==> inputs of run R <==
## top
module top(
	input wire clk,
	input wire rst_n,
	input wire [4:0] paddr,
	input wire [31:0] pwdata,
	input wire pwrite_in,
	output reg [31:0] data,
	output reg pready
);
clock: 3.91 ns
lec_check: 0
cap_margin: 20
core_margin: 2
core_utilization: 40
place_density: 0.6
slew_margin: 20
run.sh (not shown) runs the stock make flow with config.mk's settings and CLKGATE_MAP_FILE=.
==> run K: changes against run R <==
- ABC_AREA: not set -> 1
- CORE_UTILIZATION: 40 -> 72
- CTS_CLUSTER_DIAMETER: not set -> 393
- CTS_CLUSTER_SIZE: not set -> 15
- PLACE_DENSITY: 0.6 -> not set
- PLACE_DENSITY_LB_ADDON: not set -> 0.07
- SETUP_SLACK_MARGIN: not set -> -0.2
==> flow/constraint.sdc (replaced) <==
create_clock -name core_clock -period 2.17 [get_ports {clk}]
set_input_delay 0.4340 -clock core_clock [delete_from_list [all_inputs] [get_ports {clk}]]
set_output_delay 0.4340 -clock core_clock [all_outputs]
set_load 0.01 [all_outputs]
==> run Y: changes against run R <==
- CORE_UTILIZATION: 40 -> 66
- GPL_TIMING_DRIVEN: not set -> 1
- PLACE_DENSITY: 0.6 -> not set
- PLACE_DENSITY_LB_ADDON: not set -> 0.24
- SETUP_SLACK_MARGIN: not set -> -0.19
- SLEW_MARGIN: 20 -> 25
==> flow/constraint.sdc (replaced) <==
create_clock -name core_clock -period 2.71 [get_ports {clk}]
set_input_delay 0.5420 -clock core_clock [delete_from_list [all_inputs] [get_ports {clk}]]
set_output_delay 0.5420 -clock core_clock [all_outputs]
set_load 0.01 [all_outputs]
==> impl.org <==
#+TITLE: Physical design notes

** Outcome
- The layout checks failed on setup timing.
- Run status :: finished with violations

** Die
- Die Y-Extent :: ~280 um

** Cells and area
- The fraction of final cell area spent on clock buffers and inverters in this run is slightly below 7%.

** Clock tree
- After clock tree synthesis, the flow added hold-fix buffers numbering 1.
- Cts bufs inserted :: about 110

** STA
- Setup-failing EPs final :: 23
- The final timing report gives a worst setup slack of -0.293 ns.

** Critical path
- Destination of the worst register-to-register timing path :: ic2.data[31]
- Highest-delay cell along the critical path :: a2111oi_0

** Detailed routing
- DR iter-0 viols :: slightly below 5000

** Global routing
- Initial antenna violation count :: 9
- met3 track demand over resource after global routing is between 10 and 15%.

** Power and ir drop
- The power report lists cell-internal power as between 0.02 and 0.03 W.
- Power Combinational :: roughly 0.00045 W

** Synth
- Dominant kind of combinational cell :: multiplexers
[end of results for run Y]
==> impl.org <==
#+TITLE: Physical design notes

** Clock tree
- CTS hold repair buffers :: 1
- Cts bufs inserted :: around 83

** Outcome
- Run status :: finished with violations
- The layout checks failed on setup timing.

** Cells and area
- The clock network takes up ~3.9% of total cell area after layout.

** Synth
- Synth Area in Compound Gates :: 11.2%
- Of the combinational cells, the family taking the most area is simple AND/OR/NAND/NOR gates.

** Critical path
- Destination of the worst register-to-register timing path :: ic2.data[0]

** STA
- Final worst-path setup slack :: -0.227 ns
- Setup-failing EPs final :: about 400

** Global routing
- The number of antenna violations at the first check in global routing is 10.
- The via count of the first global-routing pass is around 44000.

** Die
- The floorplan step set the die height to ~260 um.

** Power and ir drop
- Combinational cells consume a total of 0.000635 W.
- Int Power :: between 0.02 and 0.03 W

** Detailed routing
- DR iter-0 viols :: a little over 7000
[end of results for run K]
==> impl.org <==
#+TITLE: Physical design notes

** Power and ir drop
- Summed over all combinational cells, the power is about 0.00032 W.
- In the power breakdown, the internal column shows approximately 0.018 W.

** Critical path
- Highest-delay cell along the critical path :: or3b_1
- For the worst reg-to-reg path, the endpoint reported by OpenROAD is ic2.data[19].

** Clock tree
- For this design, the CTS-stage hold fixing added 0 buffers.
- Per the TritonCTS log, the buffer count is between 100 and 150.

** Global routing
- The number of antenna violations at the first check in global routing was 2.

** Die
- Measured along the y axis, the die boundary spans around 350 um.

** Cells and area
- Clock network area share :: about 7.0%

** Synth
- Grouping non-sequential cells by family puts the most area in multiplexers.

** STA
- The worst path meets setup with approximately 0.26 ns of slack.
- Per the finish-stage timing summary, setup violations number 0.

** Detailed routing
- The first routing iteration left ~3500 violations.

** Outcome
- The run finished with no timing, DRC or antenna violations.
[end of results for run R]
Power figures rest on the tool's default switching activity, not on a simulated workload.
